## x_corr
module x_corr #(parameter xi_bits = 12,
                parameter xq_bits = 12,
                parameter yi_bits = 12,
                parameter yq_bits = 12,
                parameter i_bits = 31,
                parameter q_bits = 31,
                parameter length = 102,
                parameter length_counter_bits = 7,
                parameter out_max_bits = 62
                )
   (input clk,
    input                              rst,
    output                             s_axis_tready,
    input [xi_bits - 1:0]              xi,
    input [xq_bits - 1:0]              xq,
    input [yi_bits - 1:0]              yi,
    input [yq_bits - 1:0]              yq,
    input                              m_axis_tvalid,
    input                              m_axis_tready,
    output [out_max_bits - 1:0]        out_max,
    output [length_counter_bits - 1:0] index,
    output                             s_axis_tvalid
    );
==> flow/config.mk <==
export PLATFORM = sky130hd
export DESIGN_NAME = x_corr
export DESIGN_NICKNAME = x_corr
export VERILOG_FILES = /design/flow/design.v
export SDC_FILE = /design/flow/constraint.sdc
export NUM_CORES = 4
export LEC_CHECK = 0
export CAP_MARGIN = 20
export CELL_PAD_IN_SITES_DETAIL_PLACEMENT = 2
export CELL_PAD_IN_SITES_GLOBAL_PLACEMENT = 2
export CORE_ASPECT_RATIO = 1.24
export CORE_MARGIN = 2
export CORE_UTILIZATION = 38
export GPL_ROUTABILITY_DRIVEN = 1
export HOLD_SLACK_MARGIN = 0.06
export MAX_ROUTING_LAYER = met5
export MIN_ROUTING_LAYER = met2
export SLEW_MARGIN = 0
==> flow/constraint.sdc <==
create_clock -name core_clock -period 7.8 [get_ports {clk}]
set_input_delay 1.5600 -clock core_clock [delete_from_list [all_inputs] [get_ports {clk}]]
set_output_delay 1.5600 -clock core_clock [all_outputs]
set_load 0.01 [all_outputs]
run.sh (not shown) runs the stock make flow with config.mk's settings and CLKGATE_MAP_FILE=.
The baseline completed and failed the layout checks on negative setup slack.
==> next run, changes <==
Settings changed: CELL_PAD_IN_SITES_DETAIL_PLACEMENT 2 to not set, CELL_PAD_IN_SITES_GLOBAL_PLACEMENT 2 to not set, CORE_ASPECT_RATIO 1.24 to not set, CORE_UTILIZATION 38 to 40, GPL_ROUTABILITY_DRIVEN 1 to not set, HOLD_SLACK_MARGIN 0.06 to not set, MAX_ROUTING_LAYER met5 to not set, MIN_ROUTING_LAYER met2 to not set, SLEW_MARGIN 0 to 20.
Clock period 7.8 ns to 10.0 ns, I/O delays scaled along.
This time the run produced a clean layout.
Via count shrinks by 36%.
Wire length shrinks by 36%.
Final cell count shrinks by 8.3%.
Flip-flop count stays the same.
Setup slack improved by 1.5 ns.
Design area shrinks by 11%.
Power shrinks by 33%.
Count of clock-buffer cells in the layout grows by 7.
Sequential share of layout area grows by 1.2 points.
Sequential power shrinks by 22%.
Non-clock buffer count shrinks by 1265.
==> next run, changes <==
Settings changed: CORE_UTILIZATION 40 to 43.
Clock period 10.0 ns to 6.57 ns, I/O delays scaled along.
=> With this change the flow completed and failed the layout checks on negative setup slack; area after synthesis is unchanged; total power grows by 74%; utilization went up by 9.5 points; via count rises by 6.7%; routed wire length climbs by 4.8%.
==> next run, changes <==
Settings changed: CORE_UTILIZATION 43 to 72, CTS_CLUSTER_DIAMETER set to 58, PLACE_DENSITY set to 0.35, SETUP_SLACK_MARGIN set to 1.57.
Clock period 6.57 ns to 8.11 ns, I/O delays scaled along.
After rerunning: Now the flow passed the timing, DRC and antenna checks; synthesized area is unchanged; power went down by 30%; setup slack gains 1.4 ns; via count went up by 5.0%; routed wire length went up by 10%; register-to-register slack gains 1.4 ns; critical path depth went down by 2; design area went down by 7.3%.

* * *

## build 77
Starting RTL as in the previous note.
Settings: LEC_CHECK=0, CAP_MARGIN=20, CELL_PAD_IN_SITES_DETAIL_PLACEMENT=2, CELL_PAD_IN_SITES_GLOBAL_PLACEMENT=2, CORE_ASPECT_RATIO=1.24, CORE_MARGIN=2, CORE_UTILIZATION=40, GPL_ROUTABILITY_DRIVEN=1, MAX_ROUTING_LAYER=met4, MIN_ROUTING_LAYER=met2, SLEW_MARGIN=0; clock period 7.8 ns.
The final report for build 77 shows a completed flow and a layout that fails verification, specifically negative setup slack.
Changes in build 9 relative to build 77:
==> flow/config.mk <==
export PLATFORM = sky130hd
export DESIGN_NAME = x_corr
export DESIGN_NICKNAME = x_corr
export VERILOG_FILES = /design/flow/design.v
export SDC_FILE = /design/flow/constraint.sdc
export NUM_CORES = 4
export LEC_CHECK = 0
export CAP_MARGIN = 20
export CORE_MARGIN = 2
export CORE_UTILIZATION = 58
export SLEW_MARGIN = 20
==> flow/constraint.sdc <==
create_clock -name core_clock -period 6.9 [get_ports {clk}]
set_input_delay 1.3800 -clock core_clock [delete_from_list [all_inputs] [get_ports {clk}]]
set_output_delay 1.3800 -clock core_clock [all_outputs]
set_load 0.01 [all_outputs]
Results
Compared with build 77, count of clock-buffer cells in the layout in build 9 increased slightly.
Comparing build 9 and build 77, the lower design area is on build 77.
Build 9 ran in full, but the layout does not pass; the checks complain about negative setup slack.
Going from build 77 to build 9, combinational share of power lost 0.5 points; global-route wire length before repair lost 23%; clock power picked up an extra 13%; global-route track usage on met3 lost 51 points; normalized max-slew margin picked up an extra 24 points.
Changes in build 11 relative to build 9:
diff --git a/flow/config.mk b/flow/config.mk
--- a/flow/config.mk
+++ b/flow/config.mk
@@ -8,4 +8,6 @@
 export CAP_MARGIN = 20
 export CORE_MARGIN = 2
-export CORE_UTILIZATION = 58
+export CORE_UTILIZATION = 72
+export PLACE_DENSITY_LB_ADDON = 0.2
+export SETUP_SLACK_MARGIN = -0.38
 export SLEW_MARGIN = 20
==> flow/constraint.sdc <==
create_clock -name core_clock -period 5.2 [get_ports {clk}]
set_input_delay 1.0400 -clock core_clock [delete_from_list [all_inputs] [get_ports {clk}]]
set_output_delay 1.0400 -clock core_clock [all_outputs]
set_load 0.01 [all_outputs]
==> results <==
FAIL build 11 @ global routing (5_1_grt): tool exited with error
Per the comparison of build 11 with build 9, number of placed cells counting well taps went down, total of cells resized after clock tree synthesis has increased, synthesized cell count essentially unchanged, placeable core region down 39000 sq um, x dimension of the die shrank by about 10%.
Taking build 9 as the reference point, the die outline area of build 11 falls by 19%.
Compared build 11 vs build 9, and vertical die size is down in build 11.
As far as summed standard-cell area reported by yosys goes, build 11 and build 9 are indistinguishable; the numbers are identical.
Setup slack after placement down 1520 ps in build 11 wrt build 9
Between build 9 and build 11, floorplan row count is lower for build 11, build 9 comes in above that.
Looking at placed standard-cell area, build 11 sits about 0.6% above build 9.
[inputs] build 68 vs build 11
diff --git a/flow/config.mk b/flow/config.mk
--- a/flow/config.mk
+++ b/flow/config.mk
@@ -6,8 +6,10 @@
 export NUM_CORES = 4
 export LEC_CHECK = 0
-export CAP_MARGIN = 20
+export CAP_MARGIN = 35
 export CORE_MARGIN = 2
 export CORE_UTILIZATION = 72
+export CTS_CLUSTER_DIAMETER = 82
+export CTS_CLUSTER_SIZE = 14
 export PLACE_DENSITY_LB_ADDON = 0.2
-export SETUP_SLACK_MARGIN = -0.38
+export SETUP_SLACK_MARGIN = 1.13
 export SLEW_MARGIN = 20
==> flow/constraint.sdc <==
create_clock -name core_clock -period 7.91 [get_ports {clk}]
set_input_delay 1.5820 -clock core_clock [delete_from_list [all_inputs] [get_ports {clk}]]
set_output_delay 1.5820 -clock core_clock [all_outputs]
set_load 0.01 [all_outputs]
### Flow results
Compared with build 11, build 68 shows a lower HPWL after detailed placement. Site row count came out exactly the same in build 68 and build 11. Re chip area from the yosys synthesis statistics: no difference whatsoever between build 11 and build 68. Compared with build 11, in build 68 CTS buffer count decreased by about 13% relative to the old numbers, count of instances resized after the clock tree is built decreased by 736 relative to the old numbers. What the final checks of build 68 revealed, after a flow that finished every stage, was a layout that fails on negative setup slack. Compared with build 11, in build 68 number of instances in the placed design -6.2%, worst setup timing slack at the placement stage +2630 ps, and-or/or-and share of the synthesized area ~0 delta, placement-stage cell area -6.5%, count of buffers added by post-CTS timing repair for setup -about 65%.
#### Input delta (build 81 over build 68)
==> flow/config.mk <==
export PLATFORM = sky130hd
export DESIGN_NAME = x_corr
export DESIGN_NICKNAME = x_corr
export VERILOG_FILES = /design/flow/design.v
export SDC_FILE = /design/flow/constraint.sdc
export NUM_CORES = 4
export LEC_CHECK = 0
export ABC_AREA = 1
export CAP_MARGIN = 20
export CORE_MARGIN = 2
export CORE_UTILIZATION = 72
export CTS_CLUSTER_DIAMETER = 398
export SLEW_MARGIN = 20
==> flow/constraint.sdc <==
create_clock -name core_clock -period 2.43 [get_ports {clk}]
set_input_delay 0.4860 -clock core_clock [delete_from_list [all_inputs] [get_ports {clk}]]
set_output_delay 0.4860 -clock core_clock [all_outputs]
set_load 0.01 [all_outputs]
==> results <==
No final results exist for build 81, since it was stopped by error GRT-0232 during global routing (5_1_grt). Build 81 against build 68: cell area after placement now sits higher; setup slack after placement fell 4510 ps. Relative to build 68, post-synthesis share of cell area spent on full adders, half adders and majority gates has gone down in build 81. Looking at y dimension of the die, build 81 sits 4.4% higher than build 68 does. Relative to build 68, the die area measured on build 81 has increased by a little under 10%. Looking at cell count after synthesis, build 81 sits above build 68. Area after synthesis (build 68 / build 81): 0.917. | number of buffers added for setup after CTS | build 81 vs build 68 | 17 higher |.
The following lists how build 28 was set up differently from build 81:
diff --git a/flow/config.mk b/flow/config.mk
--- a/flow/config.mk
+++ b/flow/config.mk
@@ -11,3 +11,5 @@
 export CORE_UTILIZATION = 72
 export CTS_CLUSTER_DIAMETER = 398
+export CTS_CLUSTER_SIZE = 100
 export SLEW_MARGIN = 20
+export TNS_END_PERCENT = 10
==> flow/constraint.sdc <==
create_clock -name core_clock -period 2.02 [get_ports {clk}]
set_input_delay 0.4040 -clock core_clock [delete_from_list [all_inputs] [get_ports {clk}]]
set_output_delay 0.4040 -clock core_clock [all_outputs]
set_load 0.01 [all_outputs]
==> comparison <==
Build 28 never completed; the flow aborted with a tool error in global routing (5_1_grt). Build 28 falls short of build 81 in worst slack at placement. Taking build 81 as the reference, in build 28 placed cell count shows an increase of 573; post-cts gate resize count has increased; depth of the CTS H-tree went down 2; yosys synthesis chip area did not really move. Higher number of setup buffers added after CTS among build 28 and build 81: build 81.

* * *

Starting RTL as in the previous note.
Design x_corr, start of the top module:
module x_corr #(parameter xi_bits = 12,
                parameter xq_bits = 12,
                parameter yi_bits = 12,
                parameter yq_bits = 12,
                parameter i_bits = 31,
                parameter q_bits = 31,
                parameter length = 102,
                parameter length_counter_bits = 7,
                parameter out_max_bits = 62
                )
   (input clk,
    input                              rst,
    output                             s_axis_tready,
    input [xi_bits - 1:0]              xi,
    input [xq_bits - 1:0]              xq,
    input [yi_bits - 1:0]              yi,
    input [yq_bits - 1:0]              yq,
    input                              m_axis_tvalid,
    input                              m_axis_tready,
    output [out_max_bits - 1:0]        out_max,
    output [length_counter_bits - 1:0] index,
    output                             s_axis_tvalid
    );
make LEC_CHECK=0 CAP_MARGIN=20 CELL_PAD_IN_SITES_DETAIL_PLACEMENT=0 CORE_MARGIN=2 CORE_UTILIZATION=72 CTS_CLUSTER_DIAMETER=53 CTS_CLUSTER_SIZE=35 GPL_ROUTABILITY_DRIVEN=1 MIN_ROUTING_LAYER=met1 PLACE_DENSITY_LB_ADDON=0.0 SETUP_SLACK_MARGIN=2.6 SLEW_MARGIN=20 TNS_END_PERCENT=15 finish   # period 9.01 ns
The first run finished with timing, DRC and antenna clean.
Next try:
Settings changed: CELL_PAD_IN_SITES_DETAIL_PLACEMENT 0 to default, CORE_UTILIZATION 72 to 40, CTS_CLUSTER_DIAMETER 53 to default, CTS_CLUSTER_SIZE 35 to default, GPL_ROUTABILITY_DRIVEN 1 to default, MIN_ROUTING_LAYER met1 to default, PLACE_DENSITY_LB_ADDON 0.0 to default, SETUP_SLACK_MARGIN 2.6 to default, TNS_END_PERCENT 15 to default.
Clock period 9.01 ns to 9.08 ns, I/O delays scaled along.
The new run completed with no timing, DRC or antenna violations.
Cell area drops by 3.9%.
Sequential share of layout area climbs by 0.28 points.
Register-to-register slack got worse by 550 ps.
First-iteration DRC count drops by 41%.
Global-route usage drops by 21 points.
Flip-flop count stays the same.
Maximum frequency drops by 7.3%.
Clock skew climbs by 10 ps.

* * *

x_corr again, from the RTL that the note above started with.
Settings: LEC_CHECK=0, ABC_AREA=1, CAP_MARGIN=20, CELL_PAD_IN_SITES_DETAIL_PLACEMENT=0, CORE_ASPECT_RATIO=1.6, CORE_MARGIN=2, CORE_UTILIZATION=44, CTS_CLUSTER_DIAMETER=97, GPL_ROUTABILITY_DRIVEN=0, PLACE_DENSITY_LB_ADDON=0.24, SLEW_MARGIN=5, TNS_END_PERCENT=10; clock period 9.79 ns.
The baseline produced a clean layout.
Change:
Settings changed: ABC_AREA 1 to not set, CELL_PAD_IN_SITES_DETAIL_PLACEMENT 0 to not set, CORE_ASPECT_RATIO 1.6 to not set, CORE_UTILIZATION 44 to 72, CTS_CLUSTER_DIAMETER 97 to not set, GPL_ROUTABILITY_DRIVEN 0 to not set, PLACE_DENSITY_LB_ADDON 0.24 to 0.2, SETUP_SLACK_MARGIN set to 1.57, SLEW_MARGIN 5 to 20, TNS_END_PERCENT 10 to not set.
Clock period 9.79 ns to 8.11 ns, I/O delays scaled along.
After rerunning: The new run passed the timing, DRC and antenna checks; total power rises by 21%; sequential share of layout area rises by 0.30 points; setup slack gets worse by 1000 ps; final cell count came out lower by 24%; die size came out lower by 44%; worst hold slack loses 24 ps; global-route usage is higher by 15 points; cell area decreases by 1.6%.
Change:
Settings changed: CORE_UTILIZATION 72 to 55, CTS_CLUSTER_SIZE set to 100, PLACE_DENSITY_LB_ADDON 0.2 to not set, SETUP_SLACK_MARGIN 1.57 to not set.
Clock period 8.11 ns to 5.67 ns, I/O delays scaled along.
Outcome: The new run reached the layout checks and failed them: negative setup slack. Sequential share of layout area drops by 0.74 points. Sequential power came out higher by about 43%. Critical path depth went down by 4. Global-route usage goes down by 9.6 points.
Change:
Settings changed: CORE_UTILIZATION 55 to 72, CTS_CLUSTER_DIAMETER set to 57, CTS_CLUSTER_SIZE 100 to not set, SETUP_SLACK_MARGIN set to 1.18.
Clock period 5.67 ns to 6.76 ns, I/O delays scaled along.
After rerunning:
- The changed run ran to the end with violations: negative setup slack
- via count grows by roughly a tenth
- clock power shrinks by roughly a tenth
- clock skew grows by 19 ps
- worst hold slack improved by 8.0 ps
- die size shrinks by a quarter to a third
- total power shrinks by roughly a tenth
- final area grows slightly
- sequential power shrinks by about a fifth
- area after synthesis is unchanged
Change:
Settings changed: CORE_UTILIZATION 72 to 19, CTS_CLUSTER_DIAMETER 57 to not set, SETUP_SLACK_MARGIN 1.18 to not set.
Clock period 6.76 ns to 9.08 ns, I/O delays scaled along.
After rerunning:
- The new run passed the timing, DRC and antenna checks
- non-clock buffer count decreases by 1575
- synthesized area does not change
- power decreases by 38%
- flip-flop count is unchanged
- global-route usage decreases by 35 points
- final cell count increases by 26%

* * *

Setup of old:
x_corr again, from the RTL that the note above started with.
// x_corr
module x_corr #(parameter xi_bits = 12,
                parameter xq_bits = 12,
                parameter yi_bits = 12,
                parameter yq_bits = 12,
                parameter i_bits = 31,
                parameter q_bits = 31,
                parameter length = 102,
                parameter length_counter_bits = 7,
                parameter out_max_bits = 62
                )
   (input clk,
    input                              rst,
    output                             s_axis_tready,
    input [xi_bits - 1:0]              xi,
    input [xq_bits - 1:0]              xq,
    input [yi_bits - 1:0]              yi,
    input [yq_bits - 1:0]              yq,
    input                              m_axis_tvalid,
    input                              m_axis_tready,
    output [out_max_bits - 1:0]        out_max,
    output [length_counter_bits - 1:0] index,
    output                             s_axis_tvalid
    );
Settings: LEC_CHECK=0, ABC_AREA=1, CAP_MARGIN=20, CELL_PAD_IN_SITES_DETAIL_PLACEMENT=1, CELL_PAD_IN_SITES_GLOBAL_PLACEMENT=3, CORE_MARGIN=3, CORE_UTILIZATION=46, CTS_CLUSTER_DIAMETER=109, CTS_CLUSTER_SIZE=61, GPL_ROUTABILITY_DRIVEN=1, GPL_TIMING_DRIVEN=0, HOLD_SLACK_MARGIN=0.02, MIN_ROUTING_LAYER=met2, PLACE_DENSITY_LB_ADDON=0.13, SLEW_MARGIN=15, TNS_END_PERCENT=45; clock period 15.8 ns.
Stage in which a tool error killed old: 3_1_place_gp_skip_io.
Setup changes, old to new
# old
export LEC_CHECK = 0
export ABC_AREA = 1
export CAP_MARGIN = 20
export CELL_PAD_IN_SITES_DETAIL_PLACEMENT = 1
export CELL_PAD_IN_SITES_GLOBAL_PLACEMENT = 3
export CORE_MARGIN = 3
export CORE_UTILIZATION = 46
export CTS_CLUSTER_DIAMETER = 109
export CTS_CLUSTER_SIZE = 61
export GPL_ROUTABILITY_DRIVEN = 1
export GPL_TIMING_DRIVEN = 0
export HOLD_SLACK_MARGIN = 0.02
export MIN_ROUTING_LAYER = met2
export PLACE_DENSITY_LB_ADDON = 0.13
export SLEW_MARGIN = 15
export TNS_END_PERCENT = 45
create_clock -name core_clock -period 15.8 [get_ports {clk}]
# new
export LEC_CHECK = 0
export ABC_AREA = 1
export CAP_MARGIN = 20
export CORE_MARGIN = 2
export CORE_UTILIZATION = 72
export CTS_CLUSTER_DIAMETER = 398
export CTS_CLUSTER_SIZE = 99
export SLEW_MARGIN = 20
create_clock -name core_clock -period 2.02 [get_ports {clk}]
==> results <==
Compared to old, new was floorplanned on a smaller die.
The number of rows in the core area reported for new is smaller than that of old by 38.
What ended new was a tool error in 5_1_grt; the run never finished.
Taking old as the reference, in new core region area down about 36%, initial cell density of the core went up, chip area line of the yosys report neither gained nor lost much.
Power and IR drop assume default switching activity.
